==> run E <==
==> flow/design.v (excerpt) <==
module SingleCycle_Top
(
	input				CLK	,
	input				RST	,
	output [9:0]	IMEM_ADDR	,
	input	 [15:0]	IMEM_RDATA	,
	output [9:0]	DMEM_ADDR	,
	output [15:0]	DMEM_WDATA	,
	output			DMEM_WE		,
	input	 [15:0]	DMEM_RDATA
);
Settings: LEC_CHECK=0, ABC_AREA=1, CAP_MARGIN=35, CORE_MARGIN=2, CORE_UTILIZATION=40, GPL_ROUTABILITY_DRIVEN=0, HOLD_SLACK_MARGIN=0.29, MIN_ROUTING_LAYER=met2, SETUP_SLACK_MARGIN=0.19, SLEW_MARGIN=20; clock period 16.0 ns.
run.sh (not shown) runs the stock make flow with config.mk's settings and CLKGATE_MAP_FILE=.
==> run Y: changes against run E <==
CAP_MARGIN = 25   (was 35)
CORE_ASPECT_RATIO = 1.81   (was not set)
CORE_MARGIN = 8   (was 2)
CORE_UTILIZATION = 36   (was 40)
CTS_CLUSTER_DIAMETER = 389   (was not set)
CTS_CLUSTER_SIZE = 21   (was not set)
GPL_TIMING_DRIVEN = 0   (was not set)
HOLD_SLACK_MARGIN = 0.27   (was 0.29)
PLACE_DENSITY_LB_ADDON = 0.24   (was not set)
SETUP_SLACK_MARGIN = not set   (was 0.19)
SLEW_MARGIN = 25   (was 20)
TNS_END_PERCENT = 75   (was not set)
==> flow/constraint.sdc (replaced) <==
create_clock -name core_clock -period 10.8 [get_ports {CLK}]
set_input_delay 2.1600 -clock core_clock [delete_from_list [all_inputs] [get_ports {CLK}]]
set_output_delay 2.1600 -clock core_clock [all_outputs]
set_load 0.01 [all_outputs]
==> notes.org <==
* Implementation run

** Floorplan
- In this run the horizontal extent of the chip is 293 microns.
- Core Region :: 82200 sq um
- The floorplan step set the die height to 293 microns.

** Status
- The first error in the log reads "[ERROR GRT-0116] Global routing finished with congestion. Check the congestion regions in the DRC Viewer".
- Stopped at :: 5_1_grt
- Run status :: stopped before the end

** Global routing
- Global-route usage over all layers :: 65.0%
- Total global routing overflow :: 322

** Clock network
- The clock tree synthesis step divided the H-tree into 3 levels.
- The report lists the number of cells resized after CTS as 0.
- Total CTS buffers :: 66

** Placed design
- In this run the cell area measured after placement is 35600 sq um.
- The detailed placer reported the number of placed instances as 5794.
The numbers above come from run E.

==> notes.org <==
* Implementation run

** Status
- Run status :: stopped before the end
- The flow stopped in 5_1_grt.
- Stop Error :: [ERROR GRT-0116] Global routing finished with congestion. Check the congestion regions in the DRC Viewer.

** Floorplan
- DIE WIDTH :: 242 microns
- The core region is 92000 sq um.

** Clock network
- Per the CTS log, the maximum H-tree level is 1.
- Per the TritonCTS log, the buffer count is 29.
- Post-cts gate resize count :: 190

** Synth
- For reference, simple AND, OR, NAND and NOR cells occupy 31.2% of the area reported after synthesis.
- Per the post-synthesis stats, the area per cell is 6.93 sq um.
- Among the non-sequential cells, simple AND/OR/NAND/NOR gates take the most area.

** Placed design
- Placed Instances :: 6111
- Per the detailed placement report, the placed cell area equals 36000 sq um.

** Global routing
- Global-route usage over all layers :: 88.0%
- For this run, global-route usage on met2 was measured as 90.1%.
The numbers above come from run Y.


* * *

==> build 78 <==
SingleCycle_Top again, from the RTL that the note above started with.
==> flow/design.v (excerpt) <==
module SingleCycle_Top
(
	input				CLK	,
	input				RST	,
	output [9:0]	IMEM_ADDR	,
	input	 [15:0]	IMEM_RDATA	,
	output [9:0]	DMEM_ADDR	,
	output [15:0]	DMEM_WDATA	,
	output			DMEM_WE		,
	input	 [15:0]	DMEM_RDATA
);
	wire [15:0] sel_pc_out;
	wire [15:0] pc_out;
	wire [15:0] im_out;
	wire [15:0] alu_in;
	wire [15:0] rd1;
	wire [15:0] rd2;
	wire [15:0] alu_imm_out;
	wire [15:0] alu_out;
	wire [15:0] alu_bypass_out;
	wire [15:0] aux_out;
	wire [15:0] mem_out;
	wire [15:0] mem_bypass_out;
	wire [15:0] store_pc_out;
	wire [15:0] sum_imm_out;
	wire               comp;
	wire               sel_pc;    
	wire               sum_imm;   
	wire               store_pc;  
	wire               reg_we;    
	wire               alu_imm;   
	typedefs::alu_opcode_t alu_ctrl;  
	wire               alu_bypass;
	wire					 alu_feedback_in;
	wire               mem_we;    
	wire               mem_bypass;
	Controller control_block(
		.clk(CLK), 
		.op(typedefs::opcode_t'(im_out[15:10])), 
		.comp(comp), 
		.sel_PC(sel_pc), 
		.sum_imm(sum_imm), 
		.store_pc(store_pc), 
		.reg_we(reg_we), 
		.alu_imm(alu_imm), 
		.alu_ctrl(alu_ctrl), 
		.alu_bypass(alu_bypass),
		.alu_feedback_in(alu_feedback_in),
		.mem_we(mem_we), 
		.mem_bypass(mem_bypass)
	);
	Mux2x1 feedback_mux(
		.a(rd1), 
		.b(aux_out), 
		.sel(alu_feedback_in), 
		.out(alu_in)
	);
	Mux2x1 pc_mux(
		.a(pc_out + sum_imm_out), 
		.b(aux_out), 
  ...
clock: 11.6 ns
lec_check: 0
abc_area: 0
cap_margin: 10
core_aspect_ratio: 1.73
core_margin: 2
core_utilization: 72
cts_cluster_diameter: 372
cts_cluster_size: 17
hold_slack_margin: 0.04
max_routing_layer: met4
place_density: 0.68
setup_slack_margin: 2.98
slew_margin: 5
tns_end_percent: 5
==> build 94: changes against build 78 <==
Settings changed: ABC_AREA 0 to 1, CAP_MARGIN 10 to 20, CORE_ASPECT_RATIO 1.73 to unset, CORE_UTILIZATION 72 to 40, CTS_CLUSTER_DIAMETER 372 to unset, CTS_CLUSTER_SIZE 17 to unset, HOLD_SLACK_MARGIN 0.04 to 0.29, MAX_ROUTING_LAYER met4 to unset, PLACE_DENSITY 0.68 to unset, SETUP_SLACK_MARGIN 2.98 to 0.19, SLEW_MARGIN 5 to 20, TNS_END_PERCENT 5 to unset.
==> flow/constraint.sdc (replaced) <==
create_clock -name core_clock -period 16.0 [get_ports {CLK}]
set_input_delay 3.2000 -clock core_clock [delete_from_list [all_inputs] [get_ports {CLK}]]
set_output_delay 3.2000 -clock core_clock [all_outputs]
set_load 0.01 [all_outputs]
==> run_results.csv <==
group,metric,value,unit
synth,yosys.area_share.aoi,16.8,%
floorplan,core,0.0822,mm²
synth,top_cell_area_share,38.5,%
placed_design,post_dp_cell_area,0.0353,mm²
global_routing,grt_util_met3,15.4,%
placed_design,dp_hpwl,120000,µm
placed_design,place_inst,5775,
clocking,htreeDepth,3,
placed_design,pre_cts_slack,0.378,ns
status,status,"timing/DRC/antenna clean",
synth,syn_area,0.0333,mm²
synth,common_cells,"nand2_1, o21ai_0, dfrtn_1",
clocking,cts_buffers,68,
floorplan,chipArea,0.0856,mm²
synth,adder_share,2.55,%
clocking,cts-resized-gates,0,
clocking,cts_setup_buffers,0,
global_routing,grt.overflow.total,0,
synth,synth_nets,4905,
# the run above: build 94

==> run_results.csv <==
group,metric,value,unit
synth,top_cell_area_share,38.0,%
placed_design,post_dp_cell_area,0.0384,mm²
status,status,"stopped before the end",
clocking,htreeDepth,2,
floorplan,core,0.0463,mm²
status,error,"[ERROR GRT-0116] Global routing finished with congestion. Check the congestion regions in the DRC Viewer.",
clocking,cts-resized-gates,161,
synth,adder_share,2.52,%
status,failing_step,"global routing (5_1_grt)",
synth,synth_nets,4195,
clocking,cts_setup_buffers,26,
placed_design,pre_cts_slack,-1.12,ns
global_routing,grt_util_met3,70.4,%
synth,syn_area,0.0337,mm²
synth,yosys.area_share.aoi,22.2,%
placed_design,place_inst,4981,
floorplan,chipArea,0.0486,mm²
clocking,cts_buffers,37,
# the run above: build 78

